**flow/run.sh**
```bash
#!/bin/bash
# the make line also repeats each setting of config.mk as NAME=value (left out here)
make -C /OpenROAD-flow-scripts/flow DESIGN_CONFIG=/design/flow/config.mk WORK_HOME=/design/flow/orfs CLKGATE_MAP_FILE= finish
```
**flow/config.mk**
```make
export PLATFORM = sky130hd
export DESIGN_NAME = top
export DESIGN_NICKNAME = top
export VERILOG_FILES = /design/flow/design.v
export SDC_FILE = /design/flow/constraint.sdc
export NUM_CORES = 4
export LEC_CHECK = 0
export ABC_AREA = 1
export CAP_MARGIN = 20
export CORE_MARGIN = 2
export CORE_UTILIZATION = 72
export CTS_CLUSTER_DIAMETER = 339
export CTS_CLUSTER_SIZE = 93
export PLACE_DENSITY = 0.37
export SLEW_MARGIN = 20
export TNS_END_PERCENT = 10
```
**flow/constraint.sdc**
```tcl
create_clock -name core_clock -period 5.18 [get_ports {clk}]
set_input_delay 1.0360 -clock core_clock [delete_from_list [all_inputs] [get_ports {clk}]]
set_output_delay 1.0360 -clock core_clock [all_outputs]
set_load 0.01 [all_outputs]
```
**flow/design.v**
```verilog
module gamma_mem (
    input logic [4:0] iter,
    output logic [15:0] gamma
);
    assign gamma =  (iter == 5'h0) ? 16'h8000 :
                    (iter == 5'h1) ? 16'h4b90 :
                    (iter == 5'h2) ? 16'h27ed :
                    (iter == 5'h3) ? 16'h1444 :
                    (iter == 5'h4) ? 16'h0a2c :
                    (iter == 5'h5) ? 16'h0517 :
                    (iter == 5'h6) ? 16'h028b :
                    (iter == 5'h7) ? 16'h0145 :
                    (iter == 5'h8) ? 16'h00a2 :
                    (iter == 5'h9) ? 16'h0051 :
                    (iter == 5'ha) ? 16'h0028 :
                    (iter == 5'hb) ? 16'h0014 :
                    (iter == 5'hc) ? 16'h000a :
                    (iter == 5'hd) ? 16'h0005 :
                    (iter == 5'he) ? 16'h0002 :
                    (iter == 5'hf) ? 16'h0001 : 
                                     16'h0000;
endmodule
module signed_lte (
    output logic out, 
    input logic [17:0] opA, 
    input logic [17:0] opB
    );
        assign out = opA[17] ? opB[17] ? opA <=  opB  
                                       : 1           
                             : opB[17] ? 0           
                                       : opA <= opB;  
endmodule
module cordic #(
    parameter D_WIDTH = 16,
    parameter Q_BITS  = 13
)(
    input  logic [15:0] theta,
    input  logic in_valid,
    output logic ready,
    output logic out_valid,
    output logic signed [15:0] sin,
    output logic signed [15:0] cos,
    input logic clk,
    input logic rstb
);
    localparam MAX_ITER = 16;
    reg [4:0] iter;
    reg [1:0] state;
    reg signed [17:0] theta_store;
    reg        [1 :0] domain;
    reg signed [17:0] theta_iter;
    reg signed [17:0] vec [1:0];
    wire [15:0] gamma_i;
    wire sigma;
    always @ (posedge clk or negedge rstb) begin
        if (!rstb) begin
            iter <= 0;
            state <= 0;
            vec[0] <= 18'hffff;
            vec[1] <= 18'h0;
            theta_store <= 18'h0;
            theta_iter  <= 18'h0;
            domain      <= 2'b00;
            ready <= 1;
            out_valid <= 0;
            sin <= 16'h0;
            cos <= 16'h0;
        end else begin
            case (state)
                0 : begin  
                        out_valid <= 0;
                        if (in_valid) begin
                            theta_store[15:0]   <=  (theta[15:14] == 2'b00) ? (theta << 2)             :
                                                    (theta[15:14] == 2'b01) ? (16'h7fff - theta) << 2  :
                                                    (theta[15:14] == 2'b10) ? (theta - 16'h7fff) << 2  :
                                                    (theta[15:14] == 2'b11) ? (16'hffff - theta) << 2  :
                                                    0;
                            domain              <= theta[15:14];
                            theta_store[17:16]  <= 0;
                            state               <= 1;
                            out_valid   <= 0;
                            ready       <= 0;
                            sin         <= 16'h0;
                            cos         <= 16'h0;
                        end
                    end
                1 : begin  
                    if (iter == MAX_ITER) begin
                        iter        <= 0;
                        theta_iter  <= 0;
                        cos     <=  (domain == 2'b00) || (domain == 2'b11)          ? 
                                    (vec[0] * 39797) >>> (17 + 15 - Q_BITS)         :
                                    ~((vec[0] * 39797) >>> (17 + 15 - Q_BITS)) + 1  ;
                        sin     <=  (domain == 2'b00) || (domain == 2'b01)          ? 
                                    (vec[1] * 39797) >>> (17 + 15 - Q_BITS)         :
                                    ~((vec[1] * 39797) >>> (17 + 15 - Q_BITS)) + 1  ;
                        vec[0]  <= 18'hffff;
                        vec[1]  <= 18'h0;
                        state       <= 0;
                        out_valid   <= 1;
                        ready       <= 1;
                    end else begin
                        iter        <=  iter + 1;
                        theta_iter  <=  (sigma)  ? 
                                            theta_iter + gamma_i    :
                                            theta_iter - gamma_i;
                        vec[0]      <=  (sigma)  ?
                                        vec[0] - ( (vec[1][17] ? ~(18'h3ffff >> iter) : 18'h0) | vec[1] >> iter)    :
                                        vec[0] + ( (vec[1][17] ? ~(18'h3ffff >> iter) : 18'h0) | vec[1] >> iter);
                        vec[1]      <=  (sigma)  ?
                                        vec[1] + ( (vec[0][17] ? ~(18'h3ffff >> iter) : 18'h0) | vec[0] >> iter)    :
                                        vec[1] - ( (vec[0][17] ? ~(18'h3ffff >> iter) : 18'h0) | vec[0] >> iter);
                    end
                end
                default : begin
                    iter <= 0;
                    state <= 0;
                    vec[0] <= 17'hffff;
                    vec[1] <= 17'h0;
                    theta_store <= 17'h0;
                    theta_iter  <= 17'h0;
                    ready <= 1;
                    out_valid <= 0;
                    sin <= 16'h0;
                    cos <= 16'h0;
                end
            endcase
        end
    end  
    gamma_mem gm0 (.iter(iter), .gamma(gamma_i));
    signed_lte slte0 (.out(sigma), .opA(theta_iter), .opB(theta_store));
endmodule
module mul #(
  parameter D_WIDTH = 19,
  parameter Q_BITS = 15
) (
  input logic clk,
  input logic signed [D_WIDTH-1:0] a, b,
  output logic signed [D_WIDTH-1:0] out
  );
logic signed [2*D_WIDTH-1:0] multiply;
assign multiply = a * b;
assign out = multiply >>> Q_BITS;
endmodule
module matmul_stage #(
  parameter D_WIDTH = 19,
  parameter Q_BITS = 15
) (
  input logic clk, rstb,
  input logic signed [D_WIDTH-1:0] a_in, b_in, c_in, d_in, e_in, f_in,
  input logic start,
  output logic signed [D_WIDTH-1:0] alpha, beta,
  output logic done
);
enum logic [2:0] {IDLE, MATH0, MATH1, MATH2, MATH3, MATH4, FINISH} state, next_state;
logic signed [D_WIDTH-1:0] a_pass, b_pass, out_pass;   
logic signed [D_WIDTH-1:0] a, a_c, b, b_c, c, c_c, d, d_c, e, e_c, f, f_c;   
logic signed [D_WIDTH-1:0] mult1, mult1_c, mult2, mult2_c;
logic signed [D_WIDTH-1:0] out1, out1_c, out2, out2_c;
mul #(
  .D_WIDTH(D_WIDTH),
  .Q_BITS(Q_BITS)
) mul_inst (
  .clk(clk),
  .a(a_pass),
  .b(b_pass),
  .out(out_pass)
);
always_ff @(posedge clk or negedge rstb) begin
  if (!rstb) begin
    a <= 0;
    b <= 0;
    c <= 0;
    d <= 0; 
    e <= 0;
    f <= 0;
    state <= IDLE;
    mult1 <= 0;
    mult2 <= 0;
    out1  <= 0;
    out2  <= 0;
  end else begin
    a <= a_c;
    b <= b_c;
    c <= c_c;
    d <= d_c;
    e <= e_c;
    f <= f_c;
    state <= next_state;
    mult1 <= mult1_c;
    mult2 <= mult2_c;
    out1  <= out1_c;
    out2  <= out2_c;
  end
end
always_comb begin
  a_c = a;
  b_c = b;
  c_c = c;
  d_c = d;
  e_c = e;
  f_c = f;
  next_state = state;
  mult1_c    = mult1;
  mult2_c    = mult2;
  out1_c     = out1;
  out2_c     = out2;
  a_pass = 0;
  b_pass = 0;
  alpha = 0;
  beta  = 0;
  done  = 0;
  case(state)
    IDLE: begin
      if(start) begin
        a_c = a_in;
        b_c = b_in;
        c_c = c_in;
        d_c = d_in;
        e_c = e_in;
        f_c = f_in;
        next_state = MATH0;
      end
    end
    MATH0: begin
      a_pass     = a;
      b_pass     = e;
      mult1_c    = out_pass;
      next_state = MATH1;
    end
    MATH1: begin
      a_pass     = b;
      b_pass     = f;
      mult2_c    = out_pass;
      next_state = MATH2;
    end
    MATH2: begin
      a_pass     = c;
      b_pass     = e;
      mult1_c    = out_pass;
      out1_c     = mult1 + mult2;
      next_state = MATH3;
    end
    MATH3: begin
      a_pass     = d;
      b_pass     = f;
      mult2_c    = out_pass;
      next_state = MATH4;
    end
    MATH4: begin
      out2_c     = mult1 + mult2;
      next_state = FINISH;
    end
    FINISH: begin
      alpha      = out1;
      beta       = out2;
      done       = 1;
      next_state = IDLE;
    end
  endcase;
end
endmodule
module matmul #(
  parameter D_WIDTH = 19,
  parameter Q_BITS = 15
) (
  input logic clk, rstb,
  input logic signed [D_WIDTH-1:0] a_in, b_in, sin_in, cos_in,
  input logic start,
  input logic [1:0] op_in,
  output logic signed [D_WIDTH-1:0] a_out, b_out,
  output logic done
);
localparam logic signed [D_WIDTH-1:0] one_div_sqrt_3 = 0.5773502692 * (2**Q_BITS);
localparam logic signed [D_WIDTH-1:0] two_div_sqrt_3 = 1.1547005384 * (2**Q_BITS);
localparam logic signed [D_WIDTH-1:0] neg_one_div_2 = -0.5 * (2**Q_BITS);
localparam logic signed [D_WIDTH-1:0] sqrt_3_div_2 = 0.8660254038 * (2**Q_BITS);
localparam logic signed [D_WIDTH-1:0] one_quantized = 1 * (2**Q_BITS);
logic signed [D_WIDTH-1:0] a_pass, b_pass, c_pass, d_pass, e_pass, f_pass;
logic signed [D_WIDTH-1:0] alpha_pass, beta_pass;
logic start_pass, done_pass;
logic signed [D_WIDTH-1:0] a, a_c, b, b_c, sin, sin_c, cos, cos_c;
logic [1:0] op, op_c;
enum logic [1:0] {IDLE, SET, WAIT} state, next_state;
matmul_stage #(
  .D_WIDTH(D_WIDTH),
  .Q_BITS(Q_BITS)
) matmul_stage_inst(
  .clk(clk),
  .rstb(rstb),
  .a_in(a_pass),
  .b_in(b_pass),
  .c_in(c_pass),
  .d_in(d_pass),
  .e_in(e_pass),
  .f_in(f_pass),
  .start(start_pass),
  .alpha(alpha_pass),
  .beta(beta_pass),
  .done(done_pass)
);
always_ff @(posedge clk or negedge rstb) begin
  if (!rstb) begin
    a     <= 0;
    b     <= 0;
    sin   <= 0;
    cos   <= 0;
    op    <= 0;
    state <= IDLE;
  end else begin
    a     <= a_c;
    b     <= b_c;
    sin   <= sin_c;
    cos   <= cos_c;
    op    <= op_c;
    state <= next_state;
  end
end
always_comb begin
  a_c   = a;
  b_c   = b;
  sin_c = sin;
  cos_c = cos;
  op_c  = op;
  next_state = state;
  start_pass = 0;
  a_pass = 0;
  b_pass = 0;
  c_pass = 0;
  d_pass = 0;
  e_pass = 0;
  f_pass = 0;
  done = 0;
  a_out = 0;
  b_out = 0;
  case(state)
    IDLE: begin
      if (start) begin
        a_c = a_in;
        b_c = b_in;
        sin_c = sin_in;
        cos_c = cos_in;
        op_c = op_in;
        next_state = SET;
      end
    end
    SET: begin
      start_pass = 1;
      next_state = WAIT;
      if(op[1]) begin  
        a_pass = cos;
        d_pass = cos;
        e_pass = a;
        f_pass = b;
        if(op[0]) begin  
          b_pass = -sin;
          c_pass = sin; 
        end else begin   
          b_pass = sin;
          c_pass = -sin;
        end
      end else begin   
        a_pass = one_quantized;
        b_pass = 0;
        e_pass = a;
        f_pass = b;
        if(op[0]) begin  
          c_pass = neg_one_div_2;
          d_pass = sqrt_3_div_2;
        end else begin  
          c_pass = one_div_sqrt_3;
          d_pass = two_div_sqrt_3;
        end
      end
    end
    WAIT: begin
      if (done_pass) begin
        a_out = alpha_pass;
        b_out = beta_pass;
        done  = 1;
        next_state = IDLE;
      end
    end
  endcase
end
endmodule
module mult #(
    parameter D_WIDTH = 16,
    parameter Q_BITS  = 13
) (
    input signed [D_WIDTH-1:0] a,
    input signed [D_WIDTH-1:0] b,
    output signed [D_WIDTH-1:0] out
);
    wire signed [2*D_WIDTH-1:0] out_full;
    assign out_full = a * b;
    assign out = out_full[D_WIDTH+Q_BITS-1 : Q_BITS];
endmodule
module pid #(
    parameter D_WIDTH = 16,
    parameter Q_BITS = 13
) (
    input logic                         clk,
    input logic                         rstb,
    input logic                         clear,
    input logic                         iterate_enable,
    input logic signed  [D_WIDTH-1:0]   kp,
    input logic signed  [D_WIDTH-1:0]   ki,
    input logic signed  [D_WIDTH-1:0]   target,
    input logic signed  [D_WIDTH-1:0]   measurement,
    output logic signed [D_WIDTH-1:0]   out,   
    output logic                        out_valid
);
    reg signed  [D_WIDTH-1:0]   mult_a, mult_b;
    wire signed [D_WIDTH-1:0]   mult_out;
    reg         [3:0]           state;
    reg signed  [D_WIDTH-1:0]   curr_error, prev_error;
    reg signed  [D_WIDTH-1:0]   curr_int,   prev_int;    
    always @ (posedge clk or negedge rstb) begin
        if (!rstb) begin
            state       <= 0;
            out         <= 0;
            out_valid   <= 0;
            curr_error  <= 0;
            curr_int    <= 0;
            prev_error  <= 0;
            prev_int    <= 0;
            mult_a      <= 0;
            mult_b      <= 0;
        end else if (clear) begin
            state       <= 0;
            out         <= 0;
            out_valid   <= 0;
            curr_error  <= 0;
            curr_int    <= 0;
            prev_error  <= 0;
            prev_int    <= 0;
            mult_a      <= 0;
            mult_b      <= 0;
        end else begin
            case (state)
                0 : begin  
                    out_valid <= 0;
                    if (iterate_enable) 
                        state <= 1;
                end
                1 : begin  
                    curr_error  <= target - measurement;  
                    mult_a      <= kp;
                    mult_b      <= target - measurement;
                    state <= 2;
                end
                2 : begin  
                    out         <= mult_out;  
                    curr_int    <= curr_error + prev_error;  
                    prev_error  <= curr_error;  
                    mult_a      <= ki;
                    mult_b      <= curr_error + prev_error;
                    state       <= 3;
                end
                3 : begin  
                    curr_int <= mult_out;  
                    state   <= 4;
                end
                4 : begin  
                    curr_int <= curr_int + prev_int;  
                    state   <= 5;
                end
                5 : begin  
                    prev_int    <= curr_int;  
                    out         <= out + curr_int;  
                    out_valid   <= 1;
                    state       <= 0;
                end
                default : begin  
                    state       <= 0;
                    out         <= 0;
                    out_valid   <= 0;
                    curr_error  <= 0;
                    curr_int    <= 0;
                    prev_error  <= 0;
                    prev_int    <= 0;
                    mult_a      <= 0;
                    mult_b      <= 0;
                end                
            endcase
        end
    end
    mult #(
        .D_WIDTH    (D_WIDTH),
        .Q_BITS     (Q_BITS)
    ) mult0 (
        .a      (mult_a),
        .b      (mult_b),
        .out    (mult_out)
    );
endmodule
module v_to_t #(
    parameter D_WIDTH = 16,
    parameter Q_BITS = 13
)(
    input logic [D_WIDTH - 1 : 0] v,
    input logic [D_WIDTH - 1 : 0] top,
    output logic [D_WIDTH - 1 : 0] t
);
    wire [    D_WIDTH - 1 : 0] diff;
    wire [2 * D_WIDTH - 1 : 0] t_long;
    assign diff = ({1'b0, {(D_WIDTH - 1){1'b1}}} - v);
    assign t_long = top * diff;
    assign t = t_long[2 * D_WIDTH - 1 : D_WIDTH];
endmodule
module svm #(
    parameter D_WIDTH = 16,
    parameter Q_BITS = 13
)(
    output logic pwmA, 
    output logic pwmB, 
    output logic pwmC, 
    output logic halt,
    input  logic [D_WIDTH - 1 : 0] vA, 
    input  logic [D_WIDTH - 1 : 0] vB, 
    input  logic [D_WIDTH - 1 : 0] vC, 
    input  logic [D_WIDTH - 1 : 0] periodTop,
    input  logic in_valid,
    output logic out_valid,
    input  logic clk, 
    input  logic rstb
);
    reg [2:0] state;
    reg [D_WIDTH - 1 : 0] counter;
    reg [D_WIDTH - 1 : 0] delta;
    reg rising, calc_ready;
    reg [D_WIDTH - 1 : 0] vA_store, vB_store, vC_store;
    reg [D_WIDTH - 1 : 0] tA, tB, tC;
    wire [D_WIDTH - 1 : 0] v_pass, t_pass;
    wire pwmA_c, pwmB_c, pwmC_c;
    assign v_pass = (state == 1) ? vA :
                    (state == 2) ? vB :
                    (state == 3) ? vC :
                    0;
    assign pwmA_c = calc_ready & (counter >= tA);
    assign pwmB_c = calc_ready & (counter >= tB);
    assign pwmC_c = calc_ready & (counter >= tC);
    assign halt = counter == 0;
    always @ (posedge clk or negedge rstb) begin
        if (!rstb) begin
            counter   <= 0;
            delta     <= 1;
            rising    <= 1;
            out_valid <= 0;
            state     <= 0;
            tA      <= 0;
            tB      <= 0;
            tC      <= 0;
            vA_store <= 0;
            vB_store <= 0;
            vC_store <= 0;
            pwmA    <= 0;
            pwmB    <= 0;
            pwmC    <= 0;
            calc_ready <= 0;
        end else begin
            case (state)
                0 : begin
                    out_valid <= 0;
                    if (in_valid) begin
                        state <= 1;
                        delta <= 1;
                        vA_store <= vA;
                        vB_store <= vB;
                        vC_store <= vC;
                    end
                end
                1 : begin
                    tA <= t_pass;
                    state <= 2;
                end
                2 : begin
                    tB <= t_pass;
                    state <= 3;
                end
                3 : begin
                    tC <= t_pass;
                    state <= 4;
                    calc_ready <= 1;
                end
                4 : begin
                    if (!rising & counter == 1) begin
                        counter     <= 0;
                        state       <= 0;
                        out_valid   <= 1;
                        calc_ready  <= 0;
                        pwmA    <= 0;
                        pwmB    <= 0;
                        pwmC    <= 0;
                    end
                    pwmA    <= pwmA_c;
                    pwmB    <= pwmB_c;
                    pwmC    <= pwmC_c;
                    counter <= counter + delta;
                    delta <=    rising ?    (counter == periodTop - 1)  ? ~delta + 1 : delta     
                                :
                                            (counter == 1)              ? ~delta + 1 : delta;    
                    rising <=   rising ?    (counter == periodTop - 1)  ? ~rising : rising     
                                :
                                            (counter == 1)              ? ~rising : rising;    
                end
                default : begin
                    counter   <= 0;
                    delta     <= 1;
                    rising    <= 1;
                    out_valid <= 0;
                    state     <= 0;
                    tA      <= 0;
                    tB      <= 0;
                    tC      <= 0;
                    vA_store <= 0;
                    vB_store <= 0;
                    vC_store <= 0;
                    pwmA    <= 0;
                    pwmB    <= 0;
                    pwmC    <= 0;
                    calc_ready <= 0;
                end
            endcase
        end
    end
    v_to_t #(
        .D_WIDTH (D_WIDTH)
    ) v2t0 (
        .v   (v_pass),
        .top (periodTop),
        .t   (t_pass)
    );
endmodule
module top #(
    parameter D_WIDTH = 16,
    parameter Q_BITS  = 13
)(
  input logic [D_WIDTH - 1 : 0] angle_in,
  input logic signed [D_WIDTH - 1 : 0] currA_in,
  input logic signed [D_WIDTH - 1 : 0] currB_in,
  input logic signed [D_WIDTH - 1 : 0] currC_in,
  input logic signed [D_WIDTH - 1 : 0] currT_in,
  input logic        [D_WIDTH - 1 : 0] periodTop,
  output logic pwmA_out,
  output logic pwmB_out,
  output logic pwmC_out,
  input logic signed [D_WIDTH - 1 : 0]  kpd, kpq,
  input logic signed [D_WIDTH - 1 : 0]  kid, kiq,
  input logic clear_pid,
  input  logic clk,
  input  logic rstb,
  input  logic valid,
  output logic ready
);
  reg [         15 : 0] angle_r;
  reg [D_WIDTH - 1 : 0] currA_r;
  reg [D_WIDTH - 1 : 0] currB_r;
  reg [D_WIDTH - 1 : 0] currC_r;
  reg [D_WIDTH - 1 : 0] currT_r;
  reg [         15 : 0] periodTop_r;
  reg [4:0]             state;
  reg  [D_WIDTH - 1 : 0] a_in_matmul;
  reg  [D_WIDTH - 1 : 0] b_in_matmul;
  reg  [1:0]             op_in_matmul;
  wire [D_WIDTH - 1 : 0] a_out_matmul;
  wire [D_WIDTH - 1 : 0] b_out_matmul;
  reg [D_WIDTH - 1 : 0] c_out_calc;
  reg [D_WIDTH - 1 : 0] park_d_r, park_q_r;
  reg [D_WIDTH - 1 : 0] va_r, vb_r;
  wire    cordic_out_valid;
  wire    matmul_out_valid;
  wire    pid_d_out_valid;
  wire    pid_q_out_valid;
  wire    svm_out_valid;
  reg     cordic_done;
  reg     clarke_done;
  reg     pid_d_done;
  reg     pid_q_done;
  wire    [         15 : 0] sin, cos;
  wire    [D_WIDTH - 1 : 0] pid_d_out, pid_q_out;
  reg     start_cordic;
  reg     start_matmul;
  reg     start_PID;
  reg     start_svm;
  always @(posedge clk or negedge rstb) begin
    if (!rstb) begin
      angle_r       <= 0;
      currA_r       <= 0;
      currB_r       <= 0;
      currC_r       <= 0;
      currT_r       <= 0;
      periodTop_r   <= 0;
      state         <= 0;
      ready         <= 1;
      start_cordic  <= 0;
      start_matmul  <= 0;
      start_PID     <= 0;
      start_svm     <= 0;
      clarke_done   <= 0;
      cordic_done   <= 0;
      pid_d_done    <= 0;
      pid_q_done    <= 0;
      a_in_matmul   <= 0;
      b_in_matmul   <= 0;
      op_in_matmul  <= 0;
      c_out_calc    <= 0;
      park_d_r      <= 0;
      park_q_r      <= 0;
      va_r          <= 0;
      vb_r          <= 0;
    end else begin
      case (state)
        0 : begin  
          if (valid) begin
            angle_r     <= angle_in;
            currA_r     <= currA_in;
            currB_r     <= currB_in;
            currC_r     <= currC_in;
            currT_r     <= currT_in;
            periodTop_r <= periodTop[15:0];
            state <= 1;
            ready <= 0;
            op_in_matmul  <= 0;
            a_in_matmul   <= currA_in;
            b_in_matmul   <= currB_in;
            start_cordic  <= 1;
            start_matmul  <= 1;
          end
        end
        1 : begin  
          start_cordic  <= 0;
          start_matmul  <= 0;
          if  ((clarke_done      && cordic_out_valid) || 
               (cordic_done      && matmul_out_valid) || 
               (matmul_out_valid && cordic_out_valid)) begin
            clarke_done <= 0;
            cordic_done <= 0;
            op_in_matmul  <= 2;
            a_in_matmul   <= a_out_matmul;
            b_in_matmul   <= b_out_matmul;
            start_matmul <= 1;
            state <= 2;
          end else begin
            clarke_done <= matmul_out_valid ? 1 : clarke_done;
            cordic_done <= cordic_out_valid ? 1 : cordic_done;
          end
        end
        2 : begin  
          start_matmul <= 0;
          if (matmul_out_valid) begin
            park_d_r  <= a_out_matmul;
            park_q_r  <= b_out_matmul;
            start_PID <= 1;
            state <= 3;
          end
        end
        3 : begin  
          start_PID <= 0;
          if (pid_d_out_valid) begin
            op_in_matmul  <= 3;
            a_in_matmul   <= pid_d_out;
            b_in_matmul   <= pid_q_out;
            start_matmul <= 1;
            state <= 4;
          end
        end
        4 : begin  
          start_matmul  <= 0;
          if (matmul_out_valid) begin
            op_in_matmul  <= 1;
            a_in_matmul   <= a_out_matmul;
            b_in_matmul   <= b_out_matmul;
            start_matmul <= 1;
            state <= 5;
          end
        end
        5 : begin  
          start_matmul  <= 0;
          if (matmul_out_valid) begin
            c_out_calc <= - a_out_matmul - b_out_matmul;
            va_r       <= a_out_matmul;
            vb_r       <= b_out_matmul;
            start_svm <= 1;
            state <= 6;
          end
        end
        6 : begin  
          start_svm <= 0;
          if (svm_out_valid) begin
            state <= 0;
            ready <= 1;
          end
        end
        default : begin  
          angle_r       <= 0;
          currA_r       <= 0;
          currB_r       <= 0;
          currC_r       <= 0;
          currT_r       <= 0;
          periodTop_r   <= 0;
          state         <= 0;
          ready         <= 1;
          start_cordic  <= 0;
          start_matmul  <= 0;
          start_PID     <= 0;
          start_svm     <= 0;
          clarke_done   <= 0;
          cordic_done   <= 0;
          a_in_matmul   <= 0;
          b_in_matmul   <= 0;
          op_in_matmul  <= 0;
          c_out_calc    <= 0;
        end
      endcase
    end
  end
    matmul #(
    .D_WIDTH  (D_WIDTH),
    .Q_BITS   (Q_BITS)
  ) matmul0 (
    .clk     (clk),
    .rstb    (rstb),
    .a_in    (a_in_matmul),
    .b_in    (b_in_matmul),
    .sin_in  (sin),
    .cos_in  (cos),
    .start   (start_matmul),
    .op_in   (op_in_matmul),
    .a_out   (a_out_matmul),
    .b_out   (b_out_matmul),
    .done    (matmul_out_valid)
  );
  svm #(
    .D_WIDTH    (D_WIDTH),
    .Q_BITS     (Q_BITS)
  ) svm0 (
    .pwmA       (pwmA_out), 
    .pwmB       (pwmB_out), 
    .pwmC       (pwmC_out), 
    .halt       (),
    .vA         (va_r), 
    .vB         (vb_r), 
    .vC         (c_out_calc), 
    .periodTop  (periodTop_r),
    .in_valid   (start_svm),
    .out_valid  (svm_out_valid),
    .clk        (clk), 
    .rstb       (rstb)
  );
  cordic #(
    .D_WIDTH  (D_WIDTH),
    .Q_BITS   (Q_BITS)
  ) cordic0 (
    .theta      (angle_r),
    .in_valid   (start_cordic),
    .ready      (),
    .out_valid  (cordic_out_valid),
    .sin        (sin),
    .cos        (cos),
    .clk        (clk),
    .rstb       (rstb)
  );
  pid #(
    .D_WIDTH    (D_WIDTH),
    .Q_BITS     (Q_BITS)
  ) pid_d (
    .clk            (clk),
    .rstb           (rstb),
    .clear          (clear_pid),
    .iterate_enable (start_PID),
    .kp             (kpd),
    .ki             (kid),
    .target         (16'b0),
    .measurement    (park_d_r),
    .out            (pid_d_out),
    .out_valid      (pid_d_out_valid)        
  );
  pid #(
    .D_WIDTH    (D_WIDTH),
    .Q_BITS     (Q_BITS)
  ) pid_q (
    .clk            (clk),
    .rstb           (rstb),
    .clear          (clear_pid),
    .iterate_enable (start_PID),
    .kp             (kpq),
    .ki             (kiq),
    .target         (currT_r),
    .measurement    (park_q_r),
    .out            (pid_q_out),
    .out_valid      (pid_q_out_valid)        
  );
endmodule
```
==> results.yml, run 1 <==
# physical design summary
run_status:
  status: "did not finish"
  failed_stage: "global routing (5_1_grt)"
  firstError: "[ERROR GRT-0232] Routing congestion too high. Check the congestion heatmap in the GUI."
die:
  chipArea_mm2: 0.143
  fp_util_pct: 72.5
  io_pins: 168
  rows: 137
  core_mm2: 0.139
  dieHeight_um: 379
  die_w_um: 379
global_route:
  grtUsageTotal_pct: 59.2
  overflow: 3
synth:
  edf_count: 0
  fa_ha_area_share_pct: 34.6
  synthFlopType: "dfrtp_1"
  syn-cell-area_mm2: 0.101
  yosysUniqueCellTypes: 77
  ys_sh_xor_pct: 1.66
  fp_nets: 15376
  synth_stat.cells: 13131
  top_area_cell: "fa_1"
  synth_flops: 846
  synth_cells: 13131
  ys_sh_aoi_pct: 11.1
  postSynthSeqShare_pct: 21.0
  top_cells_by_count: "nand2_1, inv_1, fa_1"
  yosys.area_share.simple_pct: 19.8
  synth_area_per_cell_um2: 7.69
  synth.area.mux_share_pct: 0.0111
  yosys_warnings: 11
  ys_top_cells_by_area: "fa_1, dfrtp_1, nand2_1"
  logic_family: "adder cells"
  yosysTopAreaCellShare_pct: 23.5
  synthArstFlopShare_pct: 100
  top_cell: "nand2_1"
  ys_area_mm2: 0.101
placement:
  dpl.cell_count: 15892
  gp_congestion: 1.07
  hpwl_um: 267000
  io_buffers: 151
clock_network:
  root_buffer: "clkbuf_16"
  ctsLongestPathBuffers: 3
  cts_made_buffers: 13
  cts_max_level: 1
  cts_hold_buf: 0
  clkSinkCount: 846
## repair_timing
action / 4_1_cts
setup endpoints to repair: 176
gates resized: 507
pin swaps: 193
buffers inserted: 64
cloned: 9
## per-stage QoR
step | TNS, ns | instance area (µm²) | worst slack (ns)
floorplan | -71.28 | 102000 | -0.614
global placement | -134.63 | 113000 | -1.12
detailed placement | -156.88 | 113000 | -1.21
CTS | -125.00 | 116000 | -1.05
## routing by layer
metal	GRT usage, %	GRT overflow
met1	66.4	0
met2	80.3	2
met3	34.9	0
met4	44.4	1
met5	19.7	0
==> run 2, diff against run 1 <==
ABC_AREA = unset   (was 1)
CAP_MARGIN = 40   (was 20)
CTS_CLUSTER_DIAMETER = 97   (was 339)
CTS_CLUSTER_SIZE = 21   (was 93)
PLACE_DENSITY = 0.64   (was 0.37)
SETUP_SLACK_MARGIN = 1.61   (was unset)
TNS_END_PERCENT = unset   (was 10)
clock period = 6.54 ns   (was 5.18 ns; I/O delays follow)
==> run 2 against run 1 <==
Effect of this change:
- the layout now fails its checks (setup timing)
- synthesized cell count decreased by 22%
- synthesized area decreased by 6.4%
- die area decreased by 6.3%
==> results.yml, run 2 <==
# synthesis and place-and-route metrics
power:
  p_comb_share_pct: 9.1
  pwr-share-seq_pct: 52.8
  seq_power_uw: 5230
  power_density_mw_per_mm2: 91.3
  maxPowerGroup: "sequential cells"
  switching_share_pct: 26.0
  p_leak_uw: 0.0539
  pg_clk_uw: 3780
  p_comb_uw: 905
  p_int_uw: 7340
  p_switching_uw: 2580
  ir_worst_vdd_uv: 251
  p_clk_share_pct: 38.1
setup_path:
  rr_worst_depth: 27
  cpMaxStageDelayCell: "fa_1"
  critPathLaunchType: "flop"
  worstPathMaxFanout: 6
  critPathLaunch: "svm0.state[4]"
  crit_top_cell: "fa_1"
  setup.worst_path.class: "flop to flop"
  r2r_setup_slack_ns: -0.58
  r2r_end: "svm0.tC[14]"
  end_kind: "flop"
  crit_path_end: "svm0.tC[14]"
  cp_num_cells: 27
  max_stage_delay_ns: 0.53
  crit_buf_inv: 6
  required_ns: 7.09
  r2r_start: "svm0.state[4]"
  cp_top_family: "adder cells"
  crit_arrival_ns: 7.67
sta:
  max_freq_mhz: 140
  slew_viol_final: 0
  holdWs_ns: 0.460
  setup_tns_ns: -20.98
  tightest_slew_ns: 1.09
  finalHoldViolations: 0
  post-route-period-util_pct: 109
  finalSetupViolCount: 78
  finClkSkew_ns: 0.0546
  period_needed_ns: 7.12
  setup_slack_ns: -0.585
  max_slew_margin_pct: 27.3
  rsz0062_at_grt: "yes"
synth:
  synthFlopType: "dfrtp_1"
  ys_sh_xor_pct: 3.98
  yosysUniqueCellTypes: 90
  yosys_warnings: 11
  synth_stat.cells: 10289
  fp_nets: 12534
  synth_cells: 10289
  yosysTopAreaCellShare_pct: 25.1
  synth.area.mux_share_pct: 2.74
  syn-cell-area_mm2: 0.0946
  synth_flops: 846
  top_cells_by_count: "inv_1, nand2_1, fa_1"
  top_cell: "inv_1"
  ys_area_mm2: 0.0946
  top_area_cell: "fa_1"
  postSynthSeqShare_pct: 22.4
  ys_sh_aoi_pct: 11.4
  synthArstFlopShare_pct: 100
  yosys.area_share.simple_pct: 13.9
  logic_family: "adder cells"
  edf_count: 0
  fa_ha_area_share_pct: 37.0
  synth_area_per_cell_um2: 9.19
  ys_top_cells_by_area: "fa_1, dfrtp_1, ha_1"
run_status:
  violations: "setup timing"
  status: "finished with violations"
hold_path:
  hold_class: "flop to flop"
  hold_path_depth: 2
  hold_start: "matmul0.b[0]"
  min_to: "matmul0.matmul_stage_inst.f[0]"
clock_network:
  path_clk_slew_ns: 0.09
  clkSinkCount: 846
  ctsLongestPathBuffers: 3
  cts_max_level: 2
  clock_latency_ns: 0.71
  cts_made_buffers: 53
  cts_tree: "yes"
  root_buffer: "clkbuf_16"
  cts_hold_buf: 0
placement:
  gp_congestion: 1.00
  hpwl_um: 201000
  io_buffers: 151
die:
  fp_util_pct: 72.8
  dieHeight_um: 366
  io_pins: 168
  die_w_um: 366
  core_mm2: 0.130
  chipArea_mm2: 0.134
  rows: 132
global_route:
  overflow: 0
  grt_first_pass_wirelength_um: 431000
  grt_max_degree: 174
  antenna_found_initial: 1
  grtUsageTotal_pct: 40.1
  grt_pass1_vias: 82131
drt:
  via_per_inst: 6.20
  routed_wl_um: 273000
  avgRoutedWirePerCell_um: 21.6
  drc: 0
  first_pass_iters: 9
  ant_nets: 0
  vias: 78183
  drt_iter0_markers: 7562
cells_and_area:
  area_growth_pct: 14.9
  nets: 13070
flow_run:
  warnings: 77
  drv_cap: 0
## run 2: per-stage QoR
step	std cells	worst slack (ns)	total power, µW	util [%]	area [µm²]
after global placement	12261	-1.06	6080	78.5	102000
after CTS	12508	-0.461	9840	82.0	107000
final	12606	-0.585	9920	83.6	109000
after floorplan	10289	-0.373	5700	-	96100
after global routing	12605	-0.799	10200	83.6	109000
after detailed placement	12272	-0.783	6100	78.6	102000
## run 2: metal layers
| metal | vias up | track usage, % | wire length [µm] |
|---|---|---|---|
| li1 | 34243 | - | - |
| met1 | 38862 | 50.6 | 100000 |
| met2 | 3915 | 66.9 | 132000 |
| met3 | 1161 | 6.03 | 21500 |
| met4 | 2 | 21.4 | 18200 |
| met5 | - | 0 | 7 |
## run 2: layout make-up
cell class | count | area (µm²)
antenna | 1 | 2.50
clock buffer | 72 | 1400
clock inverter | 21 | 334
fill | 7471 | 21300
inverter | 1729 | 6510
multi-input combinational | 7274 | 68500
sequential | 846 | 21300
tap | 1742 | 2180
timing repair buffer | 921 | 8420
## run 2: what timing repair did
action / CTS / global route
buffers inserted: 139 / 89
gates resized: 352 / 299
pin swaps: 286 / 283
gates cloned: 4 / 1
setup endpoints to repair: 205 / 211
==> run 3, diff against run 2 <==
ABC_AREA = 1   (was unset)
CAP_MARGIN = 20   (was 40)
CELL_PAD_IN_SITES_DETAIL_PLACEMENT = 0   (was unset)
CORE_ASPECT_RATIO = 1.04   (was unset)
CORE_UTILIZATION = 65   (was 72)
CTS_CLUSTER_DIAMETER = unset   (was 97)
CTS_CLUSTER_SIZE = unset   (was 21)
MAX_ROUTING_LAYER = met5   (was unset)
MIN_ROUTING_LAYER = met1   (was unset)
PLACE_DENSITY = unset   (was 0.64)
PLACE_DENSITY_LB_ADDON = 0.04   (was unset)
SETUP_SLACK_MARGIN = -1.05   (was 1.61)
clock period = 13.8 ns   (was 6.54 ns; I/O delays follow)
==> run 3 against run 2 <==
Effect of this change:
- now clean on timing, DRC and antenna
- via count grew 12%
- clock power shrank about 30%
- cell count grew 20%
- sequential cell count is the same
- total power shrank 3.2%
- hold slack lost 0.039 ns
- core utilization shrank 14 points
- sequential power shrank 52%
- global-route usage shrank 2.9 points
- die area grew 18%
- largest power group is now combinational logic
- highest routed layer unchanged
==> results.yml, run 3 <==
# synthesis and place-and-route metrics
run_status:
  status: "complete, no violations"
synth:
  syn-cell-area_mm2: 0.101
  ys_top_cells_by_area: "fa_1, dfrtp_1, nand2_1"
  top_cells_by_count: "nand2_1, inv_1, fa_1"
  edf_count: 0
  yosysUniqueCellTypes: 77
  yosys.area_share.simple_pct: 19.8
  yosys_warnings: 11
  ys_sh_xor_pct: 1.66
  synthFlopType: "dfrtp_1"
  fa_ha_area_share_pct: 34.6
  ys_area_mm2: 0.101
  synth_stat.cells: 13131
  top_cell: "nand2_1"
  synthArstFlopShare_pct: 100
  synth_area_per_cell_um2: 7.69
  yosysTopAreaCellShare_pct: 23.5
  fp_nets: 15376
  logic_family: "adder cells"
  synth_cells: 13131
  synth.area.mux_share_pct: 0.0111
  top_area_cell: "fa_1"
  ys_sh_aoi_pct: 11.1
  postSynthSeqShare_pct: 21.0
  synth_flops: 846
setup_path:
  setup.worst_path.class: "flop to flop"
  crit_top_cell: "fa_1"
  rr_worst_depth: 24
  max_stage_delay_ns: 0.70
  crit_buf_inv: 7
  worstPathMaxFanout: 38
  cp_top_family: "adder cells"
  crit_path_end: "matmul0.matmul_stage_inst.mult1[9]"
  r2r_setup_slack_ns: 5.86
  cpMaxStageDelayCell: "clkinv_1"
  end_kind: "flop"
  required_ns: 14.38
  cp_num_cells: 24
  critPathLaunchType: "flop"
  crit_arrival_ns: 8.52
  critPathLaunch: "matmul0.matmul_stage_inst.state[6]"
  r2r_end: "matmul0.matmul_stage_inst.mult1[9]"
  r2r_start: "matmul0.matmul_stage_inst.state[6]"
  crit_chain: "buf_4 > inv_1 > buf_4 > o21ai_0 > nor2_1 > clkinv_1 > nand2_1 > fa_1 > inv_1 > fa_1 > fa_1 > inv_1 > fa_1 > inv_1 > fa_1 > fa_1 > ha_1 > a21oi_1 > o21ai_0 > a221oi_1 > nand2_1 > or2_2 > nand3_1 > nand2_1"
clock_network:
  clock_latency_ns: 0.75
  clkSinkCount: 846
  cts_tree: "yes"
  cts_made_buffers: 95
  cts_max_level: 3
  cts_setup_buffers: 0
  post_cts_resized: 0
  path_clk_slew_ns: 0.07
  cts_hold_buf: 0
  root_buffer: "clkbuf_16"
  ctsLongestPathBuffers: 3
placement:
  place_area_mm2: 0.104
  post-place-ws_ns: 6.00
  dpl.cell_count: 14957
  hpwl_um: 228000
  gp_congestion: 0.980
  io_buffers: 151
global_route:
  grt_pass1_vias: 88700
  grt_max_degree: 163
  overflow: 0
  grtUsageTotal_pct: 37.1
  antenna_found_initial: 4
  grt_first_pass_wirelength_um: 467000
drt:
  via_per_inst: 5.80
  first_pass_iters: 9
  routed_wl_um: 290000
  avgRoutedWirePerCell_um: 19.1
  drc: 0
  vias: 87869
  drt_iter0_markers: 7327
  ant_nets: 0
power:
  p_comb_share_pct: 46.2
  maxPowerGroup: "combinational logic"
  power_density_mw_per_mm2: 89.5
  seq_power_uw: 2500
  p_int_uw: 5420
  pg_clk_uw: 2660
  p_comb_uw: 4440
  ir_worst_vdd_uv: 333
  p_switching_uw: 4180
  p_clk_share_pct: 27.7
  pwr-share-seq_pct: 26.1
  p_leak_uw: 0.0577
  switching_share_pct: 43.5
sta:
  finClkSkew_ns: 0.0552
  finalHoldViolations: 0
  period_needed_ns: 7.94
  setup_tns_ns: 0
  max_freq_mhz: 126
  tightest_slew_ns: 1.11
  post-route-period-util_pct: 57.6
  rsz0062_at_grt: "no"
  slew_viol_final: 0
  max_slew_margin_pct: 25.4
  setup_slack_ns: 5.86
  finalSetupViolCount: 0
hold_path:
  hold_class: "flop to flop"
  hold_start: "start_svm"
  hold_path_depth: 1
  min_to: "svm0.state[0]"
die:
  core_mm2: 0.154
  rows: 147
  fp_util_pct: 65.4
  io_pins: 168
  die_w_um: 391
  chipArea_mm2: 0.159
  dieHeight_um: 406
cells_and_area:
  final_area_mm2: 0.107
  fin_cells: 15138
  comb_area_mm2: 0.0679
  fillers: 12743
  final-seq-area_mm2: 0.0212
  area_growth_pct: 6.25
  final_util_pct: 69.5
  nets: 15289
flow_run:
  drv_cap: 0
  warnings: 69
## run 3: through the flow
stage / hold WS, ns / power (µW)
final: 0.422 / 9600
after global routing: 0.471 / 10100
after floorplan: 0.349 / 5340
after global placement: 0.443 / 6760
after CTS: 0.420 / 9480
after detailed placement: 0.451 / 6810
## run 3: area by class of cell
cell class | count | area share [%]
timing repair buffer | 244 | 2.08
clock buffer | 131 | 2.50
antenna | 3 | 0.00700
inverter | 2725 | 9.54
clock inverter | 46 | 0.506
multi-input combinational | 9132 | 63.3
sequential | 846 | 19.8
tap | 2011 | 2.34
## run 3: per-layer routing
| layer | wire length, µm | global-route usage (%) | vias up | part of all wire [%] |
|---|---|---|---|---|
| met5 | 22 | 0 | - | 0.0076 |
| met4 | 14500 | 16.7 | 4 | 5.0 |
| met3 | 22400 | 4.92 | 756 | 7.7 |
| met2 | 136000 | 61.4 | 3663 | 47 |
| met1 | 117000 | 49.1 | 42739 | 40 |
| li1 | - | - | 40707 | - |
==> run 4, diff against run 3 <==
ABC_AREA = unset   (was 1)
CELL_PAD_IN_SITES_DETAIL_PLACEMENT = 1   (was 0)
CORE_ASPECT_RATIO = 1.83   (was 1.04)
CORE_UTILIZATION = 40   (was 65)
CTS_CLUSTER_DIAMETER = 315   (was unset)
GPL_ROUTABILITY_DRIVEN = 1   (was unset)
GPL_TIMING_DRIVEN = 1   (was unset)
MAX_ROUTING_LAYER = met4   (was met5)
MIN_ROUTING_LAYER = unset   (was met1)
PLACE_DENSITY = 0.6   (was unset)
PLACE_DENSITY_LB_ADDON = unset   (was 0.04)
SETUP_SLACK_MARGIN = 0.8   (was -1.05)
SLEW_MARGIN = 0   (was 20)
TNS_END_PERCENT = 85   (was unset)
clock period = 10.4 ns   (was 13.8 ns; I/O delays follow)
==> run 4 against run 3 <==
Effect of this change:
- critical path depth grew 2
- register-to-register slack worse by 4.6 ns
- sequential share of layout area up 0.91 points
- worst setup slack worse by 4.6 ns
- cell area down 4.4%
- maximum frequency down 13%
- clock power rose by 33%
- global-route usage decreased by 11 points
- clock-buffer cell count up 1
- via count down 16%
- clock skew down 0.013 ns
- critical endpoint is now svm0.tB[8]
==> results.yml, run 4 <==
# synthesis and place-and-route metrics
setup_path:
  max_stage_delay_ns: 0.82
  cp_top_family: "adder cells"
  r2r_start: "svm0.state[4]"
  critPathLaunch: "svm0.state[4]"
  crit_path_end: "svm0.tB[8]"
  end_kind: "flop"
  r2r_setup_slack_ns: 1.30
  required_ns: 10.95
  cpMaxStageDelayCell: "nor2b_1"
  critPathLaunchType: "flop"
  r2r_end: "svm0.tB[8]"
  rr_worst_depth: 26
  worstPathMaxFanout: 11
  setup.worst_path.class: "flop to flop"
  cp_num_cells: 26
  crit_buf_inv: 5
  crit_top_cell: "fa_1"
  crit_arrival_ns: 9.65
sta:
  max_freq_mhz: 110
  finalHoldViolations: 0
  finalSetupViolCount: 0
  period_needed_ns: 9.10
  tightest_slew_ns: 1.21
  rsz0062_at_grt: "no"
  setup_slack_ns: 1.30
  post-route-period-util_pct: 87.5
  finClkSkew_ns: 0.0417
  max_slew_margin_pct: 19.4
  setup_tns_ns: 0
  slew_viol_final: 0
placement:
  gp_congestion: 0.934
  hpwl_um: 239000
  io_buffers: 151
  post-place-ws_ns: 1.38
synth:
  logic_family: "adder cells"
  syn-cell-area_mm2: 0.0946
  synthArstFlopShare_pct: 100
  synth_stat.cells: 10289
  yosys.area_share.simple_pct: 13.9
  ys_area_mm2: 0.0946
  fp_nets: 12534
  postSynthSeqShare_pct: 22.4
  yosys_warnings: 11
  synth_area_per_cell_um2: 9.19
  synth_cells: 10289
  synth_flops: 846
  ys_sh_aoi_pct: 11.4
  fa_ha_area_share_pct: 37.0
  yosysTopAreaCellShare_pct: 25.1
  top_cells_by_count: "inv_1, nand2_1, fa_1"
  yosysUniqueCellTypes: 90
  edf_count: 0
  ys_top_cells_by_area: "fa_1, dfrtp_1, ha_1"
  top_cell: "inv_1"
  top_area_cell: "fa_1"
  synthFlopType: "dfrtp_1"
  synth.area.mux_share_pct: 2.74
  ys_sh_xor_pct: 3.98
hold_path:
  min_to: "matmul0.matmul_stage_inst.e[10]"
  hold_path_depth: 2
  hold_class: "flop to flop"
  hold_start: "matmul0.a[10]"
run_status:
  status: "complete, no violations"
power:
  maxPowerGroup: "clock"
  p_switching_uw: 1820
  pg_clk_uw: 3550
  p_comb_share_pct: 6.1
  seq_power_uw: 3300
  p_clk_share_pct: 48.7
  pwr-share-seq_pct: 45.2
  switching_share_pct: 24.9
  ir_worst_vdd_uv: 129
  p_int_uw: 5480
  p_comb_uw: 448
  power_density_mw_per_mm2: 71.1
  p_leak_uw: 0.0506
clock_network:
  path_clk_slew_ns: 0.06
  root_buffer: "clkbuf_16"
  cts_max_level: 3
  ctsLongestPathBuffers: 3
  cts_made_buffers: 90
  cts_setup_buffers: 0
  cts_tree: "yes"
  clock_latency_ns: 0.73
  post_cts_resized: 0
  clkSinkCount: 846
  cts_hold_buf: 0
die:
  die_w_um: 363
  io_pins: 168
  fp_util_pct: 40.2
  core_mm2: 0.235
  dieHeight_um: 662
  rows: 241
  chipArea_mm2: 0.241
global_route:
  grtUsageTotal_pct: 25.9
  overflow: 0
  grt_pass1_vias: 86601
  antenna_found_initial: 19
  met1_usage_pct: 25.1
  grt_max_degree: 169
  grt_first_pass_wirelength_um: 473000
  grtUsageMet3_pct: 2.93
  met2_usage_pct: 48.8
  grt-busiest-layer: "met2"
drt:
  first_pass_iters: 6
  vias: 74207
  ant_nets: 0
  avgRoutedWirePerCell_um: 22.3
  drt_iter0_markers: 3538
  via_per_inst: 5.56
  routed_wl_um: 298000
  drc: 0
flow_run:
  warnings: 72
  drv_cap: 0
cells_and_area:
  nets: 12460
  final_util_pct: 43.6
  area_growth_pct: 8.47
-- run 4: area by class of cell --
type | count | area, µm²
Antenna cell | 18 | 45.0
Clock buffer | 132 | 2650
Clock inverter | 36 | 559
Fill cell | 27072 | 133000
Inverter | 1729 | 6490
Multi-Input combinational cell | 7274 | 65300
Sequential cell | 846 | 21200
Tap cell | 3037 | 3800
Timing Repair Buffer | 274 | 2530
-- run 4: metal layers --
metal | part of all wire, % | vias up
met4 | 7.1 | 0
met2 | 55 | 1751
met5 | 0 | -
met1 | 34 | 38514
li1 | - | 33016
met3 | 3.6 | 926
-- run 4: stage by stage --
stage / power (µW) / hold WS, ns / cells / area [µm²]
after detailed placement: 3810 / 0.458 / 13153 / 99200
after global placement: 3790 / 0.452 / 13149 / 99200
after global routing: 7530 / 0.497 / 13343 / 103000
final: 7300 / 0.473 / 13346 / 103000
after CTS: 7380 / 0.479 / 13321 / 102000
after floorplan: 3570 / 0.352 / 10289 / 94600
==> run 5, diff against run 4 <==
CELL_PAD_IN_SITES_DETAIL_PLACEMENT = unset   (was 1)
CORE_ASPECT_RATIO = unset   (was 1.83)
CORE_UTILIZATION = 58   (was 40)
CTS_CLUSTER_DIAMETER = unset   (was 315)
GPL_ROUTABILITY_DRIVEN = unset   (was 1)
GPL_TIMING_DRIVEN = unset   (was 1)
MAX_ROUTING_LAYER = unset   (was met4)
PLACE_DENSITY = unset   (was 0.6)
SETUP_SLACK_MARGIN = unset   (was 0.8)
SLEW_MARGIN = 20   (was 0)
TNS_END_PERCENT = unset   (was 85)
clock period = 6.54 ns   (was 10.4 ns; I/O delays follow)
==> run 5 against run 4 <==
Effect of this change:
- now fails the layout checks on setup timing
- worst setup slack worse by 1.8 ns
- combinational power up about 90%
- die area fell by 31%
- first-iteration DRC count grew 55%
- clock power grew 66%
- non-clock buffer count increased by 766
- routed wire length fell by 11%
- total power rose by 64%
- via count up 0.73%
- core utilization grew 25 points
- register-to-register slack lost 1.8 ns
- critical path type unchanged
- largest power group unchanged
- highest routed layer is now met5
==> results.yml, run 5 <==
# synthesis and place-and-route metrics
power:
  p_leak_uw: 0.0551
  p_int_uw: 8970
  seq_power_uw: 5240
  p_switching_uw: 3000
  maxPowerGroup: "clock"
  ir_worst_vdd_uv: 228
  pwr-share-seq_pct: 43.8
  switching_share_pct: 25.1
  p_comb_uw: 853
  power_density_mw_per_mm2: 108
  p_comb_share_pct: 7.1
  power_uw: 12000
  p_clk_share_pct: 49.1
  pg_clk_uw: 5880
drt:
  avgRoutedWirePerCell_um: 20.0
  routed_wl_um: 265000
  first_pass_iters: 8
  ant_nets: 0
  vias: 74752
  drt_iter0_markers: 5498
  via_per_inst: 5.64
  drc: 0
setup_path:
  required_ns: 7.10
  r2r_start: "svm0.state[2]"
  setup.worst_path.class: "flop to flop"
  crit_top_cell: "fa_1"
  rr_worst_depth: 25
  critPathLaunch: "svm0.state[2]"
  end_kind: "flop"
  max_stage_delay_ns: 0.56
  worstPathMaxFanout: 7
  cp_top_family: "adder cells"
  crit_buf_inv: 5
  cpMaxStageDelayCell: "fa_1"
  crit_arrival_ns: 7.64
  critPathLaunchType: "flop"
  cp_num_cells: 25
  r2r_end: "svm0.tA[14]"
  crit_path_end: "svm0.tA[14]"
  r2r_setup_slack_ns: -0.54
synth:
  synth_stat.cells: 10289
  ys_sh_xor_pct: 3.98
  logic_family: "adder cells"
  synthArstFlopShare_pct: 100
  syn-cell-area_mm2: 0.0946
  synth_cells: 10289
  yosysTopAreaCellShare_pct: 25.1
  fp_nets: 12534
  postSynthSeqShare_pct: 22.4
  ys_top_cells_by_area: "fa_1, dfrtp_1, ha_1"
  top_cell: "inv_1"
  ys_sh_aoi_pct: 11.4
  synthFlopType: "dfrtp_1"
  top_area_cell: "fa_1"
  ys_area_mm2: 0.0946
  top_cells_by_count: "inv_1, nand2_1, fa_1"
  yosys_warnings: 11
  synth_flops: 846
  synth_area_per_cell_um2: 9.19
  fa_ha_area_share_pct: 37.0
  yosysUniqueCellTypes: 90
  synth.area.mux_share_pct: 2.74
  edf_count: 0
  yosys.area_share.simple_pct: 13.9
die:
  fp_util_pct: 58.2
  rows: 148
  chipArea_mm2: 0.166
  core_mm2: 0.162
  dieHeight_um: 408
  io_pins: 168
  die_w_um: 408
cells_and_area:
  final-seq-area_mm2: 0.0213
  nets: 13236
  area_growth_pct: 17.3
  fillers: 13067
  comb_area_mm2: 0.0678
run_status:
  status: "finished with violations"
  violations: "setup timing"
clock_network:
  cts_made_buffers: 99
  ctsLongestPathBuffers: 3
  clkSinkCount: 846
  cts_hold_buf: 0
  clock_latency_ns: 0.74
  root_buffer: "clkbuf_16"
  cts_max_level: 3
  cts_tree: "yes"
  path_clk_slew_ns: 0.06
global_route:
  grt_max_degree: 178
  grt_pass1_vias: 77831
  grt-busiest-layer: "met2"
  grtUsageTotal_pct: 32.2
  antenna_found_initial: 8
  met2_usage_pct: 54.4
  grt_first_pass_wirelength_um: 425000
  overflow: 0
  grtUsageMet3_pct: 4.34
  met1_usage_pct: 43.4
flow_run:
  drv_cap: 0
  warnings: 80
sta:
  rsz0062_at_grt: "yes"
  tightest_slew_ns: 1.15
  setup_slack_ns: -0.536
  finClkSkew_ns: 0.0304
  max_freq_mhz: 141
  max_slew_margin_pct: 23.1
  finalHoldViolations: 0
  holdWs_ns: 0.464
  period_needed_ns: 7.08
  slew_viol_final: 0
  finalSetupViolCount: 63
  post-route-period-util_pct: 108
hold_path:
  hold_class: "flop to flop"
  hold_start: "start_matmul"
  min_to: "matmul0.state[0]"
  hold_path_depth: 1
placement:
  post-place-ws_ns: -0.680
  io_buffers: 151
  hpwl_um: 207000
  gp_congestion: 0.930
==> run 5: timing repair <==
action	4_1_cts	5_1_grt
buffers inserted	46	110
pin swaps	95	319
endpoints found under the setup margin	116	138
cloned	4	0
resized	223	452
==> run 5: cell type report <==
| cell class | instances | share of cell area (%) |
|---|---|---|
| Tap cell | 2175 | 2.45 |
| Antenna cell | 2 | 0.00451 |
| Timing Repair Buffer | 1040 | 8.31 |
| Inverter | 1729 | 5.86 |
| Multi-Input combinational cell | 7275 | 61.1 |
| Sequential cell | 846 | 19.2 |
| Clock buffer | 133 | 2.52 |
| Clock inverter | 48 | 0.542 |
==> run 5: routing by layer <==
metal	part of all wire, %	vias up
met3	5.6	453
met2	49	2083
li1	-	34609
met1	42	37599
met5	0.016	-
met4	3.2	8
==> run 5: through the flow <==
| step | util (%) | TNS [ns] | cell area [µm²] | std cells |
|---|---|---|---|---|
| 3_5_place_dp | 63.8 | -31.38 | 104000 | 12921 |
| 2_1_floorplan | - | -3.16 | 95000 | 10289 |
| 5_1_grt | 68.3 | -36.11 | 111000 | 13246 |
| 6_report | 68.3 | -16.89 | 111000 | 13248 |
| 4_1_cts | 66.7 | -13.62 | 108000 | 13151 |
| 3_3_place_gp | 63.8 | -24.88 | 104000 | 12920 |
==> run 6, diff against run 5 <==
CORE_UTILIZATION = 40   (was 58)
PLACE_DENSITY = 0.6   (was unset)
clock period = 8.04 ns   (was 6.54 ns; I/O delays follow)
==> run 6 against run 5 <==
Effect of this change:
- now clean on timing, DRC and antenna
- sequential cell count is the same
- global-route usage is 11 points lower
- cell area fell by 6.6%
- cell count rose by 2.2%
- worst setup slack better by 0.99 ns
- clock-buffer cell count up 1
- core utilization is 24 points lower
- synthesized cell count unchanged
- hold slack better by 0.0041 ns
- total power is 19% lower
- first-iteration DRC count down 16%
- largest cell class unchanged
- largest power group unchanged
==> results.yml, run 6 <==
# synthesis and place-and-route metrics
run_status:
  status: "complete, no violations"
clock_network:
  path_clk_slew_ns: 0.06
  cts_made_buffers: 98
  ctsLongestPathBuffers: 3
  cts_tree: "yes"
  clkSinkCount: 846
  cts_hold_buf: 0
  clock_latency_ns: 0.75
  root_buffer: "clkbuf_16"
  cts_max_level: 3
hold_path:
  min_to: "matmul0.matmul_stage_inst.a[5]"
  hold_path_depth: 2
  hold_start: "matmul0.matmul_stage_inst.a[5]"
  hold_class: "flop to flop"
power:
  p_int_uw: 7360
  p_clk_share_pct: 50.5
  switching_share_pct: 24.4
  power_uw: 9750
  p_comb_share_pct: 5.7
  p_comb_uw: 558
  pwr-share-seq_pct: 43.7
  power_density_mw_per_mm2: 94.1
  p_switching_uw: 2380
  seq_power_uw: 4260
  maxPowerGroup: "clock"
  ir_worst_vdd_uv: 150
  p_leak_uw: 0.0512
  pg_clk_uw: 4920
setup_path:
  max_stage_delay_ns: 0.55
  r2r_start: "svm0.state[3]"
  crit_buf_inv: 9
  crit_arrival_ns: 8.19
  r2r_setup_slack_ns: 0.45
  rr_worst_depth: 29
  worstPathMaxFanout: 16
  setup.worst_path.class: "flop to flop"
  required_ns: 8.64
  crit_top_cell: "fa_1"
  cp_num_cells: 29
  critPathLaunch: "svm0.state[3]"
  critPathLaunchType: "flop"
  crit_path_end: "svm0.tC[8]"
  cpMaxStageDelayCell: "fa_1"
  end_kind: "flop"
  r2r_end: "svm0.tC[8]"
  cp_top_family: "adder cells"
die:
  fp_util_pct: 40.2
  core_mm2: 0.235
  die_w_um: 490
  rows: 178
  io_pins: 168
  chipArea_mm2: 0.240
  dieHeight_um: 490
flow_run:
  warnings: 75
  drv_cap: 0
synth:
  ys_top_cells_by_area: "fa_1, dfrtp_1, ha_1"
  ys_sh_xor_pct: 3.98
  top_area_cell: "fa_1"
  synth.area.mux_share_pct: 2.74
  synth_stat.cells: 10289
  synthArstFlopShare_pct: 100
  synth_flops: 846
  ys_area_mm2: 0.0946
  synth_cells: 10289
  edf_count: 0
  synthFlopType: "dfrtp_1"
  top_cells_by_count: "inv_1, nand2_1, fa_1"
  fp_nets: 12534
  syn-cell-area_mm2: 0.0946
  yosys.area_share.simple_pct: 13.9
  fa_ha_area_share_pct: 37.0
  postSynthSeqShare_pct: 22.4
  yosysUniqueCellTypes: 90
  yosysTopAreaCellShare_pct: 25.1
  synth_area_per_cell_um2: 9.19
  logic_family: "adder cells"
  ys_sh_aoi_pct: 11.4
  top_cell: "inv_1"
  yosys_warnings: 11
sta:
  tightest_slew_ns: 1.08
  finClkSkew_ns: 0.0306
  max_freq_mhz: 132
  max_slew_margin_pct: 28.3
  post-route-period-util_pct: 94.4
  period_needed_ns: 7.59
  finalSetupViolCount: 0
  setup_slack_ns: 0.449
  slew_viol_final: 0
  setup_tns_ns: 0
  finalHoldViolations: 0
drt:
  drt_iter0_markers: 4615
  via_per_inst: 5.28
  first_pass_iters: 6
  routed_wl_um: 251000
  ant_nets: 0
  avgRoutedWirePerCell_um: 18.6
  drc: 0
  vias: 71415
cells_and_area:
  area_growth_pct: 9.56
  nets: 12544
global_route:
  grt_pass1_vias: 75985
  grtUsageTotal_pct: 21.3
  grt_first_pass_wirelength_um: 415000
  grt_max_degree: 168
  grtUsageMet3_pct: 2.34
  met2_usage_pct: 36.3
  antenna_found_initial: 6
  met1_usage_pct: 28.6
  overflow: 0
  grt-busiest-layer: "met2"
placement:
  post-place-ws_ns: -0.0118
  gp_congestion: 0.884
  hpwl_um: 197000
  io_buffers: 151
-- run 6: final cells by class --
| type | count | area [µm²] |
|---|---|---|
| diodes | 4 | 10.0 |
| clock buffers | 134 | 2740 |
| clock inverters | 48 | 752 |
| fillers | 22598 | 132000 |
| inverters | 1729 | 6490 |
| multi-input cells | 7274 | 65400 |
| flip-flops and latches | 846 | 21200 |
| well taps | 3150 | 3940 |
| repair buffers | 350 | 3120 |
-- run 6: per-layer routing --
layer  share of wire (%)  wire [µm]
met2                  49     123000
met4                 2.7       6740
met1                  44     110000
met5              0.0032          8
met3                 4.7      11800
-- run 6: metrics by stage --
stage / instances / area, µm² / util (%) / hold slack (ns)
after floorplan: 10289 / 94600 / - / 0.352
after global placement: 13342 / 100000 / 42.5 / 0.440
after detailed placement: 13342 / 100000 / 42.5 / 0.457
after CTS: 13524 / 103000 / 44.0 / 0.471
final: 13535 / 104000 / 44.1 / 0.468
after global routing: 13531 / 104000 / 44.1 / 0.492
-- run 6: what timing repair did --
action	in CTS	in global routing
pin swaps	0	1
setup endpoints to repair	3	27
gates resized	1	8
buffers inserted	0	6
==> run 7, diff against run 6 <==
ABC_AREA = 1   (was unset)
CAP_MARGIN = 10   (was 20)
CELL_PAD_IN_SITES_DETAIL_PLACEMENT = 0   (was unset)
CORE_ASPECT_RATIO = 0.7   (was unset)
CORE_UTILIZATION = 59   (was 40)
CTS_CLUSTER_SIZE = 57   (was unset)
GPL_ROUTABILITY_DRIVEN = 1   (was unset)
GPL_TIMING_DRIVEN = 0   (was unset)
HOLD_SLACK_MARGIN = 0.21   (was unset)
MAX_ROUTING_LAYER = met5   (was unset)
MIN_ROUTING_LAYER = met2   (was unset)
PLACE_DENSITY = unset   (was 0.6)
SETUP_SLACK_MARGIN = 1.47   (was unset)
SLEW_MARGIN = 35   (was 20)
TNS_END_PERCENT = 5   (was unset)
clock period = 6.05 ns   (was 8.04 ns; I/O delays follow)
==> run 7 against run 6 <==
Effect of this change:
- the flow now stops in global routing (5_1_grt)
- synthesized area rose by 6.8%
- synthesized cell count rose by 28%
- die area fell by 27%
==> results.yml, run 7 <==
# physical design summary
die:
  chipArea_mm2: 0.175
  fp_util_pct: 59.2
  core_mm2: 0.171
  die_w_um: 499
  dieHeight_um: 350
  io_pins: 168
  rows: 127
clock_network:
  cts_made_buffers: 93
  ctsLongestPathBuffers: 3
  clkSinkCount: 846
  root_buffer: "clkbuf_16"
  cts_hold_buf: 0
  cts_max_level: 3
run_status:
  status: "did not finish"
  firstError: "[ERROR GRT-0116] Global routing finished with congestion. Check the congestion regions in the DRC Viewer."
  failed_stage: "global routing (5_1_grt)"
synth:
  top_cells_by_count: "nand2_1, inv_1, fa_1"
  yosysTopAreaCellShare_pct: 23.5
  postSynthSeqShare_pct: 21.0
  synth_flops: 846
  yosys_warnings: 11
  synthFlopType: "dfrtp_1"
  logic_family: "adder cells"
  synthArstFlopShare_pct: 100
  fp_nets: 15376
  edf_count: 0
  synth_stat.cells: 13131
  synth_cells: 13131
  synth_area_per_cell_um2: 7.69
  fa_ha_area_share_pct: 34.6
  top_area_cell: "fa_1"
  yosysUniqueCellTypes: 77
  ys_area_mm2: 0.101
  ys_sh_xor_pct: 1.66
  yosys.area_share.simple_pct: 19.8
  ys_top_cells_by_area: "fa_1, dfrtp_1, nand2_1"
  synth.area.mux_share_pct: 0.0111
  top_cell: "nand2_1"
  ys_sh_aoi_pct: 11.1
  syn-cell-area_mm2: 0.101
placement:
  hpwl_um: 285000
  post-place-ws_ns: -1.33
  gp_congestion: 1.17
  dpl.cell_count: 15545
  io_buffers: 150
global_route:
  overflow: 24
  grtUsageTotal_pct: 72.9
==> run 7: through the flow <==
step	util [%]	instance area, µm²
global placement	62.1	106000
CTS	66.9	114000
detailed placement	62.2	106000
floorplan	-	102000
==> run 7: timing repair <==
action                                  4_1_cts
gates cloned                                 11
endpoints found under the setup margin      212
gates resized                               789
pin swaps                                   205
buffers inserted                            178
==> run 7: routing by layer <==
metal / overflow / GRT usage [%]
met5: 5 / 58.6
met3: 19 / 87.1
met4: 0 / 47.6
met1: - / -
met2: 0 / 75.0
Power is estimated from default activity; no workload was simulated.
